==> 04-17 <==
==> flow/design.v (excerpt) <==
module bopit(clk, rst, btnR, btnD, btnL, btnU, btnS, sw, seg, an, led, speaker 
    );
    input clk;
    input rst;
    input btnR, btnS, btnD, btnU, btnL;
    input [7:0] sw;
    output reg [7:0] led;
    output [7:0] seg;
    output [3:0] an;
    reg [3:0] seg_number;
    reg [1:0] an_number;
    wire clk_1hz;  
    wire clk_500hz;  
    wire [4:0] randomBop;  
    output wire speaker;
    reg [1:0] signal;  
    reg [7:0] ledCode;
    reg [3:0] bopCode; 
    reg [3:0] ones_seconds;
    reg [3:0] tens_seconds;
    reg [3:0] ones_score;
    reg [3:0] tens_score;
    integer an_toggle;
    integer an_index;
    integer gameOn;
    integer command_type;
    integer command_number;
    integer roundWon;
    integer roundDelay;
    integer fail_count;
    notes bop_notes(
        .clk(clk),
        .rst(rst),
        .signal(signal),
        .speaker(speaker)
    );
    randomNumber randomNum (
        .clk(clk),
        .rst(rst),
        .data(randomBop)
    );
    clock_1hz clock_1 (
		.clk(clk), 
		.rst(rst),
		.clk_1hz(clk_1hz)
	);
    clock_500hz clock_500 (
        .clk(clk),
        .rst(rst),
        .clk_500hz(clk_500hz)
    );
    display7 segmentDisplay (
            .clk(clk), 
            .seg_number(seg_number), 
            .an_number(an_number), 
            .seg(seg), 
            .an(an), 
            .btnU(btnU) 
    );
    always @ (posedge clk)
    if (rst)
    begin
        ones_seconds <= 0;
        tens_seconds <= 0;
  ...
Settings: LEC_CHECK=0, ABC_AREA=1, CAP_MARGIN=0, CELL_PAD_IN_SITES_DETAIL_PLACEMENT=0, CELL_PAD_IN_SITES_GLOBAL_PLACEMENT=3, CORE_MARGIN=2, CORE_UTILIZATION=48, CTS_CLUSTER_DIAMETER=237, GPL_ROUTABILITY_DRIVEN=1, MIN_ROUTING_LAYER=met2, PLACE_DENSITY_LB_ADDON=0.24, SETUP_SLACK_MARGIN=0.39, SLEW_MARGIN=25, TNS_END_PERCENT=30; clock period 4.52 ns.
run.sh (not shown) runs the stock make flow with config.mk's settings and CLKGATE_MAP_FILE=.
==> 05-20 (differences from 04-17) <==
Settings changed: ABC_AREA 1 to not set, CAP_MARGIN 0 to 20, CELL_PAD_IN_SITES_DETAIL_PLACEMENT 0 to not set, CELL_PAD_IN_SITES_GLOBAL_PLACEMENT 3 to not set, CORE_UTILIZATION 48 to 72, CTS_CLUSTER_DIAMETER 237 to not set, GPL_ROUTABILITY_DRIVEN 1 to not set, MAX_ROUTING_LAYER set to met4, MIN_ROUTING_LAYER met2 to not set, PLACE_DENSITY_LB_ADDON 0.24 to not set, SETUP_SLACK_MARGIN 0.39 to 1.07, SLEW_MARGIN 25 to 20, TNS_END_PERCENT 30 to not set.
==> flow/constraint.sdc (replaced) <==
create_clock -name core_clock -period 7.48 [get_ports {clk}]
set_input_delay 1.4960 -clock core_clock [delete_from_list [all_inputs] [get_ports {clk}]]
set_output_delay 1.4960 -clock core_clock [all_outputs]
set_load 0.01 [all_outputs]
==> 09-15 (differences from 04-17) <==
Settings changed: CAP_MARGIN 0 to 20, CELL_PAD_IN_SITES_DETAIL_PLACEMENT 0 to not set, CELL_PAD_IN_SITES_GLOBAL_PLACEMENT 3 to not set, CORE_UTILIZATION 48 to 72, CTS_CLUSTER_DIAMETER 237 to 395, GPL_ROUTABILITY_DRIVEN 1 to not set, MIN_ROUTING_LAYER met2 to not set, PLACE_DENSITY_LB_ADDON 0.24 to not set, SETUP_SLACK_MARGIN 0.39 to not set, SLEW_MARGIN 25 to 20, TNS_END_PERCENT 30 to not set.
==> flow/constraint.sdc (replaced) <==
create_clock -name core_clock -period 2.26 [get_ports {clk}]
set_input_delay 0.4520 -clock core_clock [delete_from_list [all_inputs] [get_ports {clk}]]
set_output_delay 0.4520 -clock core_clock [all_outputs]
set_load 0.01 [all_outputs]
==> Changelog: implementation <==
## Flow update

* Yosys Instances at 1375
* Yosys stat chip area at 0.0117 mm2
* Die y size at 131 um
* Chip area at 0.0173 mm2
* AO/OA Area Share at 12.6%
* Outcome: finished clean
* Post-Syn Instances at 1375
* Fp util at 73.6%
* Top cells, area: dfxtp_1 42%, nand2_1 5.2%, and2_1 3.9%
* Synthesized area per cell at 8.50 um2
* Row count at 46
* Sequential area share after synthesis at 42.5%
* Most common cell in the netlist: dfxtp_1
* Basic Gates by Area at 31.1%
-- figures above: 05-20

==> Changelog: implementation <==
## Flow update

* Outcome: finished clean
* P_clk at 4490 uW
* Post-route minimum period at 2.11 ns
* Chip area at 0.0191 mm2
* Die y size at 138 um
* Sequential area share after synthesis at 38.3%
* Post-Syn Instances at 1883
* Basic Gates by Area at 36.5%
* Most common cell in the netlist: nand2_1
* AO/OA Area Share at 11.0%
* Fp util at 72.9%
* Row count at 49
* Die width at 138 um
* Worst slew margin at 58.3%
* Top cells, area: dfxtp_1 38%, nand2_1 12%, nor2_1 7.8%
* Yosys stat chip area at 0.0130 mm2
-- figures above: 09-15

==> Changelog: implementation <==
### Metrics

* Outcome: stopped before the end
* Exit stage: global placement without I/O (3_1_place_gp_skip_io)
* Err: [ERROR FLW-0024] Place density exceeds 1.0 (current PLACE_DENSITY_LB_ADDON =  0.24). Please check if the value of  PLACE_DENSITY_LB_ADDON is between 0 and 0.99.
* Top cells, area: dfxtp_1 38%, nand2_1 12%, nor2_1 7.8%
* AO/OA Area Share at 11.0%
* Basic Gates by Area at 36.5%
* Yosys Instances at 1883
* Die y size at 168 um
* Yosys stat chip area at 0.0130 mm2
* Chip area at 0.0283 mm2
* Row count at 60
-- figures above: 04-17


---

==> v30 <==
Starting RTL as in the previous note.
==> flow/design.v (excerpt) <==
module bopit(clk, rst, btnR, btnD, btnL, btnU, btnS, sw, seg, an, led, speaker 
    );
    input clk;
    input rst;
    input btnR, btnS, btnD, btnU, btnL;
    input [7:0] sw;
    output reg [7:0] led;
    output [7:0] seg;
    output [3:0] an;
    reg [3:0] seg_number;
    reg [1:0] an_number;
    wire clk_1hz;  
    wire clk_500hz;  
    wire [4:0] randomBop;  
    output wire speaker;
    reg [1:0] signal;  
    reg [7:0] ledCode;
    reg [3:0] bopCode; 
    reg [3:0] ones_seconds;
    reg [3:0] tens_seconds;
    reg [3:0] ones_score;
    reg [3:0] tens_score;
    integer an_toggle;
    integer an_index;
    integer gameOn;
    integer command_type;
    integer command_number;
    integer roundWon;
    integer roundDelay;
    integer fail_count;
    notes bop_notes(
        .clk(clk),
        .rst(rst),
        .signal(signal),
        .speaker(speaker)
    );
    randomNumber randomNum (
        .clk(clk),
        .rst(rst),
        .data(randomBop)
    );
    clock_1hz clock_1 (
		.clk(clk), 
		.rst(rst),
		.clk_1hz(clk_1hz)
	);
    clock_500hz clock_500 (
        .clk(clk),
        .rst(rst),
        .clk_500hz(clk_500hz)
    );
    display7 segmentDisplay (
            .clk(clk), 
            .seg_number(seg_number), 
            .an_number(an_number), 
            .seg(seg), 
            .an(an), 
            .btnU(btnU) 
    );
    always @ (posedge clk)
    if (rst)
    begin
        ones_seconds <= 0;
        tens_seconds <= 0;
        command_type <= 10;
        command_number <= 8;
        an_toggle <= 0;
        an_index <= 0;
        ones_score <= 0;
        tens_score <= 0;
        bopCode <= 0;
        ledCode <= 0;
        gameOn <= 1;
        roundWon <= 0;
        roundDelay <= 0;
        signal <= 0;
        fail_count <= 0;
        seg_number <= 0;
        an_number <= 0;
        led <= 0;
    end
    else
    begin
        if (btnS)
        begin
            roundWon <= 0;
            roundDelay <= 0;
  ...
make LEC_CHECK=0 CAP_MARGIN=25 CELL_PAD_IN_SITES_GLOBAL_PLACEMENT=3 CORE_MARGIN=10 CORE_UTILIZATION=57 GPL_TIMING_DRIVEN=1 MIN_ROUTING_LAYER=met2 SETUP_SLACK_MARGIN=1.41 SLEW_MARGIN=40 finish   # period 10.0 ns
==> v22 (differences from v30) <==
- CAP_MARGIN: 25 -> 20
- CELL_PAD_IN_SITES_GLOBAL_PLACEMENT: 3 -> default
- CORE_MARGIN: 10 -> 2
- CORE_UTILIZATION: 57 -> 70
- CTS_CLUSTER_SIZE: default -> 24
- GPL_TIMING_DRIVEN: 1 -> default
- MIN_ROUTING_LAYER: met2 -> default
- SETUP_SLACK_MARGIN: 1.41 -> default
- SLEW_MARGIN: 40 -> 20
==> flow/constraint.sdc (replaced) <==
create_clock -name core_clock -period 3.38 [get_ports {clk}]
set_input_delay 0.6760 -clock core_clock [delete_from_list [all_inputs] [get_ports {clk}]]
set_output_delay 0.6760 -clock core_clock [all_outputs]
set_load 0.01 [all_outputs]
==> qor summary <==
metric                                                                             v30                       v22
Post-synthesis cell count from yosys                                              1375                      1375
Post-synthesis cell count                                                         1375                      1375
Adder Share, Synth                                                               2.36%                     2.36%
Result of the run                                               stopped before the end   complete, no violations
Failing step                                                      3_1_place_gp_skip_io                         -
Number of standard-cell rows in the floorplan                                       52                        47
Summed instance area of the synthesized netlist                           0.0117 sq mm              0.0117 sq mm
DIE HEIGHT                                                                      163 um                    133 um
Fraction of the yosys area taken by sequential cells                             42.5%                     42.5%
Most repeated cell in the gate-level netlist after synthesis  sky130_fd_sc_hd__dfxtp_1  sky130_fd_sc_hd__dfxtp_1
Async set or reset register ratio after synthesis                                   0%                        0%
Most common reg cell                                          sky130_fd_sc_hd__dfxtp_1  sky130_fd_sc_hd__dfxtp_1
Chip footprint                                                            0.0266 sq mm              0.0177 sq mm
Basic Gates by Area                                                              31.1%                     31.1%
Yosys top cell area share                                                        42.5%                     42.5%
Initial cell density of the core                                                 57.9%                     71.0%
Mean post-synth cell area                                                   8.50 sq um                8.50 sq um
Dominant cell type by area after synthesis                    sky130_fd_sc_hd__dfxtp_1  sky130_fd_sc_hd__dfxtp_1
Core region area                                                          0.0202 sq mm              0.0165 sq mm
X dimension of the die                                                          163 um                    133 um
Power figures rest on the tool's default switching activity, not on a simulated workload.
